Design uart_top, start of the top module:
module uart_top #(
    parameter   OPERAND_WIDTH = 512,
    parameter   ADDER_WIDTH   = 128,
    parameter   NBYTES        = OPERAND_WIDTH / 8,  
    parameter   CLK_FREQ      = 125_000_000,
    parameter   BAUD_RATE     = 7_812_500    
  )  
  (
    input   wire   iClk, iRst,
    input   wire   iRx,
    output  wire   oTx
  );
Settings: LEC_CHECK=0, ABC_AREA=0, CAP_MARGIN=20, CELL_PAD_IN_SITES_DETAIL_PLACEMENT=0, CELL_PAD_IN_SITES_GLOBAL_PLACEMENT=2, CORE_MARGIN=9, CORE_UTILIZATION=29, GPL_ROUTABILITY_DRIVEN=0, GPL_TIMING_DRIVEN=0, MIN_ROUTING_LAYER=met1, PLACE_DENSITY_LB_ADDON=0.1, SLEW_MARGIN=5; clock period 6.69 ns.
run.sh (not shown) runs the stock make flow with config.mk's settings and CLKGATE_MAP_FILE=.
The starting point finished clean.
Then changed:
Settings changed: ABC_AREA 0 to not set, CELL_PAD_IN_SITES_DETAIL_PLACEMENT 0 to not set, CELL_PAD_IN_SITES_GLOBAL_PLACEMENT 2 to not set, CORE_MARGIN 9 to 2, CORE_UTILIZATION 29 to 70, GPL_ROUTABILITY_DRIVEN 0 to not set, GPL_TIMING_DRIVEN 0 to not set, MIN_ROUTING_LAYER met1 to not set, PLACE_DENSITY_LB_ADDON 0.1 to not set, SETUP_SLACK_MARGIN set to 0.89, SLEW_MARGIN 5 to 20.
Clock period 6.69 ns to 3.55 ns, I/O delays scaled along.
After rerunning: Now the flow finished with negative setup slack left. Sequential share of layout area went up by 1.3 points. First-iteration DRC count grows by 100%. Power climbs by 72%. Clock skew goes down by 0.026 ns. Hold slack degrades by 0.071 ns. Non-clock buffer count goes down by 527. Routed wire length went down by 24%. Core utilization went up by 46 points. Die area shrinks by 60%. Worst setup slack gets worse by 2.1 ns. Count of clock-buffer cells in the layout goes down by 81.


uart_top again, from the RTL that the note above started with.
clock: 5.7 ns
lec_check: 0
abc_area: 0
cap_margin: 40
cell_pad_in_sites_detail_placement: 2
cell_pad_in_sites_global_placement: 1
core_margin: 7
core_utilization: 16
gpl_routability_driven: 0
gpl_timing_driven: 1
max_routing_layer: met4
min_routing_layer: met2
setup_slack_margin: 1.4
slew_margin: 5
tns_end_percent: 70
Next try:
CAP_MARGIN = 15   (was 40)
CELL_PAD_IN_SITES_DETAIL_PLACEMENT = default   (was 2)
CELL_PAD_IN_SITES_GLOBAL_PLACEMENT = default   (was 1)
CORE_UTILIZATION = 40   (was 16)
GPL_TIMING_DRIVEN = default   (was 1)
MAX_ROUTING_LAYER = default   (was met4)
MIN_ROUTING_LAYER = default   (was met2)
The changed run completed without violations.
Clock power shrinks by 9.2%.
Total power shrinks by 5.2%.
Maximum frequency grows by 3.1%.
Design area shrinks by 6.5%.
Worst setup slack improved by 130 ps.
Critical path depth does not change.
Synthesized area does not change.
Via count shrinks by 32%.
Core utilization grows by 26 points.
Combinational power shrinks by 15%.
Clock-buffer cell count shrinks by 36.
Next try:
ABC_AREA = default   (was 0)
CAP_MARGIN = 20   (was 15)
CORE_MARGIN = 2   (was 7)
CORE_UTILIZATION = 72   (was 40)
GPL_ROUTABILITY_DRIVEN = default   (was 0)
SETUP_SLACK_MARGIN = -0.27   (was 1.4)
SLEW_MARGIN = 20   (was 5)
TNS_END_PERCENT = default   (was 70)
clock period = 3.0 ns   (was 5.7 ns; I/O delays follow)
Now the flow completed and failed the layout checks on negative setup slack.
Total power grows by 85%.
Wire length rises by about 6%.
Cell count drops by about 7.5%.
Via count rises by 9.2%.
Design area is higher by about 1.6%.
Non-clock buffer count grows by 499.
Register-to-register slack is worse by 2200 ps.
Synthesized area is unchanged.
Next try:
CORE_UTILIZATION = 46   (was 72)
SETUP_SLACK_MARGIN = default   (was -0.27)
clock period = 4.2 ns   (was 3.0 ns; I/O delays follow)
The changed run produced a clean layout.
Clock-buffer cell count is higher by 56.
Power goes down by 26%.
Global-route usage is lower by 13 points.
Die size climbs by 56%.
Sequential cell count is unchanged.
Area after synthesis does not change.
Sequential share of layout area rose by 0.57 points.
Wire length increases by 1.8%.
Next try:
CORE_UTILIZATION = 68   (was 46)
SETUP_SLACK_MARGIN = 1.14   (was default)
clock period = 4.02 ns   (was 4.2 ns; I/O delays follow)
After rerunning:
- total power climbs by 1.9%
- clock-buffer cell count drops by 54
- global-route usage climbs by 11 points
- routed wire length drops by 2.7%
- design area climbs by 1.0%
- utilization climbs by 26 points
- sequential cell count is unchanged
- sequential share of layout area drops by 0.45 points
- via count climbs by 3.8%
Power and IR drop assume default switching activity.
